run a:
Design fir, start of the top module:
module fir(
	input			clk_100k,
	input			rst_n,
	input 	signed [8:0]	samp_in,
	output 	signed [8:0]	fir_out	
);
Size in the first run: ~5000 cells after synthesis, ~0.054 mm² of cells after synthesis.
make LEC_CHECK=0 CAP_MARGIN=15 CELL_PAD_IN_SITES_GLOBAL_PLACEMENT=3 CORE_ASPECT_RATIO=1.59 CORE_MARGIN=2 CORE_UTILIZATION=33 CTS_CLUSTER_DIAMETER=156 CTS_CLUSTER_SIZE=40 GPL_ROUTABILITY_DRIVEN=0 GPL_TIMING_DRIVEN=1 HOLD_SLACK_MARGIN=0.09 MAX_ROUTING_LAYER=met4 PLACE_DENSITY_LB_ADDON=0.17 SLEW_MARGIN=20 TNS_END_PERCENT=90 finish   # period 16.0 ns
run.sh (not shown) runs the stock make flow with config.mk's settings and CLKGATE_MAP_FILE=.
#### Input delta (run b over run a)
Settings: removing HOLD_SLACK_MARGIN (formerly 0.09); removing CORE_ASPECT_RATIO (formerly 1.59); removing GPL_TIMING_DRIVEN (formerly 1); changing CORE_MARGIN from 2 to 5; setting PLACE_DENSITY to 0.6 for the first time; changing CAP_MARGIN from 15 to 35; setting SETUP_SLACK_MARGIN to 0.42 for the first time; removing TNS_END_PERCENT (formerly 90); removing PLACE_DENSITY_LB_ADDON (formerly 0.17); changing CTS_CLUSTER_SIZE from 40 to 99; changing CTS_CLUSTER_DIAMETER from 156 to 248; removing GPL_ROUTABILITY_DRIVEN (formerly 0); removing MAX_ROUTING_LAYER (formerly met4); changing CORE_UTILIZATION from 33 to 62; removing CELL_PAD_IN_SITES_GLOBAL_PLACEMENT (formerly 3).
==> results <==
- Run b reached the end of the flow, and the finished layout is clean on the timing, design-rule and antenna checks.
- The final reports for run b and run a show global-route usage over all layers higher in the former.
- Per the comparison of run b with run a, count of clock-buffer cells in the layout rose by 1.

Starting RTL as in the previous note.
==> flow/config.mk <==
export PLATFORM = sky130hd
export DESIGN_NAME = fir
export DESIGN_NICKNAME = fir
export VERILOG_FILES = /design/flow/design.v
export SDC_FILE = /design/flow/constraint.sdc
export NUM_CORES = 4
export LEC_CHECK = 0
export CAP_MARGIN = 0
export CORE_MARGIN = 5
export CORE_UTILIZATION = 65
export CTS_CLUSTER_DIAMETER = 248
export CTS_CLUSTER_SIZE = 99
export HOLD_SLACK_MARGIN = 0.24
export PLACE_DENSITY = 0.6
export SETUP_SLACK_MARGIN = 0.42
export SLEW_MARGIN = 20
==> flow/constraint.sdc <==
create_clock -name core_clock -period 16.0 [get_ports {clk_100k}]
set_input_delay 3.2000 -clock core_clock [delete_from_list [all_inputs] [get_ports {clk_100k}]]
set_output_delay 3.2000 -clock core_clock [all_outputs]
set_load 0.01 [all_outputs]
Next try:
==> flow/config.mk (replaced) <==
export PLATFORM = sky130hd
export DESIGN_NAME = fir
export DESIGN_NICKNAME = fir
export VERILOG_FILES = /design/flow/design.v
export SDC_FILE = /design/flow/constraint.sdc
export NUM_CORES = 4
export LEC_CHECK = 0
export CAP_MARGIN = 5
export CORE_MARGIN = 3
export CORE_UTILIZATION = 29
export GPL_ROUTABILITY_DRIVEN = 0
export GPL_TIMING_DRIVEN = 1
export MAX_ROUTING_LAYER = met5
export MIN_ROUTING_LAYER = met2
export PLACE_DENSITY_LB_ADDON = 0.17
export SETUP_SLACK_MARGIN = 1.01
export SLEW_MARGIN = 5
Effect:
- global-route usage goes down by 4.8 points
- sequential share of layout area goes down by 0.37 points
- critical path depth goes up by 1
Next try:
==> flow/config.mk (replaced) <==
export PLATFORM = sky130hd
export DESIGN_NAME = fir
export DESIGN_NICKNAME = fir
export VERILOG_FILES = /design/flow/design.v
export SDC_FILE = /design/flow/constraint.sdc
export NUM_CORES = 4
export LEC_CHECK = 0
export CAP_MARGIN = 15
export CORE_MARGIN = 2
export CORE_UTILIZATION = 40
export CTS_CLUSTER_DIAMETER = 235
export CTS_CLUSTER_SIZE = 40
export GPL_ROUTABILITY_DRIVEN = 0
export GPL_TIMING_DRIVEN = 1
export MAX_ROUTING_LAYER = met4
export SLEW_MARGIN = 20
export TNS_END_PERCENT = 90
After rerunning:
- The changed run finished with timing, DRC and antenna clean
- maximum frequency barely changes
- synthesized cell count stays the same
- hold slack gains 0.011 ns
- worst setup slack got worse by 0.023 ns
- clock-buffer cell count drops by 2
- wire length came out lower by about a fifth
- die size is lower by a quarter to a third
Next try:
==> flow/config.mk (replaced) <==
export PLATFORM = sky130hd
export DESIGN_NAME = fir
export DESIGN_NICKNAME = fir
export VERILOG_FILES = /design/flow/design.v
export SDC_FILE = /design/flow/constraint.sdc
export NUM_CORES = 4
export LEC_CHECK = 0
export CAP_MARGIN = 15
export CORE_MARGIN = 2
export CORE_UTILIZATION = 72
export SETUP_SLACK_MARGIN = -0.94
export SLEW_MARGIN = 20
==> flow/constraint.sdc (replaced) <==
create_clock -name core_clock -period 13.4 [get_ports {clk_100k}]
set_input_delay 2.6800 -clock core_clock [delete_from_list [all_inputs] [get_ports {clk_100k}]]
set_output_delay 2.6800 -clock core_clock [all_outputs]
set_load 0.01 [all_outputs]
The changed run ran to the end with violations: setup timing.
Worst hold slack degrades by 0.015 ns.
Sequential share of layout area goes down by 0.58 points.
Routed wire length goes up by about a fifth.
Worst setup slack degrades by 2.0 ns.
Synthesized area is unchanged.
Critical path depth goes down by 2.
Core utilization goes up by 40 points.
Global-route usage goes up by 21 points.

fir again, from the RTL that the note above started with.
export LEC_CHECK = 0
export ABC_AREA = 1
export CAP_MARGIN = 15
export CORE_ASPECT_RATIO = 0.84
export CORE_MARGIN = 2
export CORE_UTILIZATION = 72
export CTS_CLUSTER_DIAMETER = 226
export CTS_CLUSTER_SIZE = 74
export MAX_ROUTING_LAYER = met4
export PLACE_DENSITY = 0.35
export SETUP_SLACK_MARGIN = 2.7
export SLEW_MARGIN = 20
export TNS_END_PERCENT = 5
create_clock -name core_clock -period 9.29 [get_ports {clk_100k}]
The starting point finished but failed the layout checks on setup timing.
Edit:
- CAP_MARGIN: 15 -> 20
- CORE_ASPECT_RATIO: 0.84 -> unset
- CTS_CLUSTER_DIAMETER: 226 -> unset
- CTS_CLUSTER_SIZE: 74 -> unset
- PLACE_DENSITY: 0.35 -> unset
- PLACE_DENSITY_LB_ADDON: unset -> 0.01
- SETUP_SLACK_MARGIN: 2.7 -> 1.16
- TNS_END_PERCENT: 5 -> unset
- clock period: 9.29 -> 4.5 ns (I/O delays scaled with it)
The new run finished but fails on setup timing.
Worst setup slack degrades by 4.6 ns.
Cell count hardly moves.
Critical path depth fell by 10.
Edit:
- CTS_CLUSTER_DIAMETER: unset -> 178
- CTS_CLUSTER_SIZE: unset -> 98
- MAX_ROUTING_LAYER: met4 -> unset
- PLACE_DENSITY_LB_ADDON: 0.01 -> unset
- SETUP_SLACK_MARGIN: 1.16 -> unset
- TNS_END_PERCENT: unset -> 5
- clock period: 4.5 -> 9.16 ns (I/O delays scaled with it)
The changed run completed, yet does not pass: setup timing.
Global-route usage decreases by 7.8 points.
Sequential share of layout area is about the same.
Routed wire length decreases by 11%.
Clock-buffer cell count increases by 2.
Final cell count decreases by 0.59%.
Non-clock buffer count decreases by 11.
Final area decreases by 0.42%.
Setup slack improves by 4.3 ns.
Area after synthesis does not change.
Die area is unchanged.
Edit:
- CAP_MARGIN: 20 -> 5
- CORE_ASPECT_RATIO: unset -> 1.74
- CTS_CLUSTER_DIAMETER: 178 -> 223
- CTS_CLUSTER_SIZE: 98 -> 80
- MAX_ROUTING_LAYER: unset -> met4
- PLACE_DENSITY_LB_ADDON: unset -> 0.15
- SETUP_SLACK_MARGIN: unset -> 2.63
- TNS_END_PERCENT: 5 -> 35
With this change the flow failed in 5_1_grt on GRT-0232.
Synthesized cell count stays the same.
Die size hardly moves.
Synthesized area does not change.
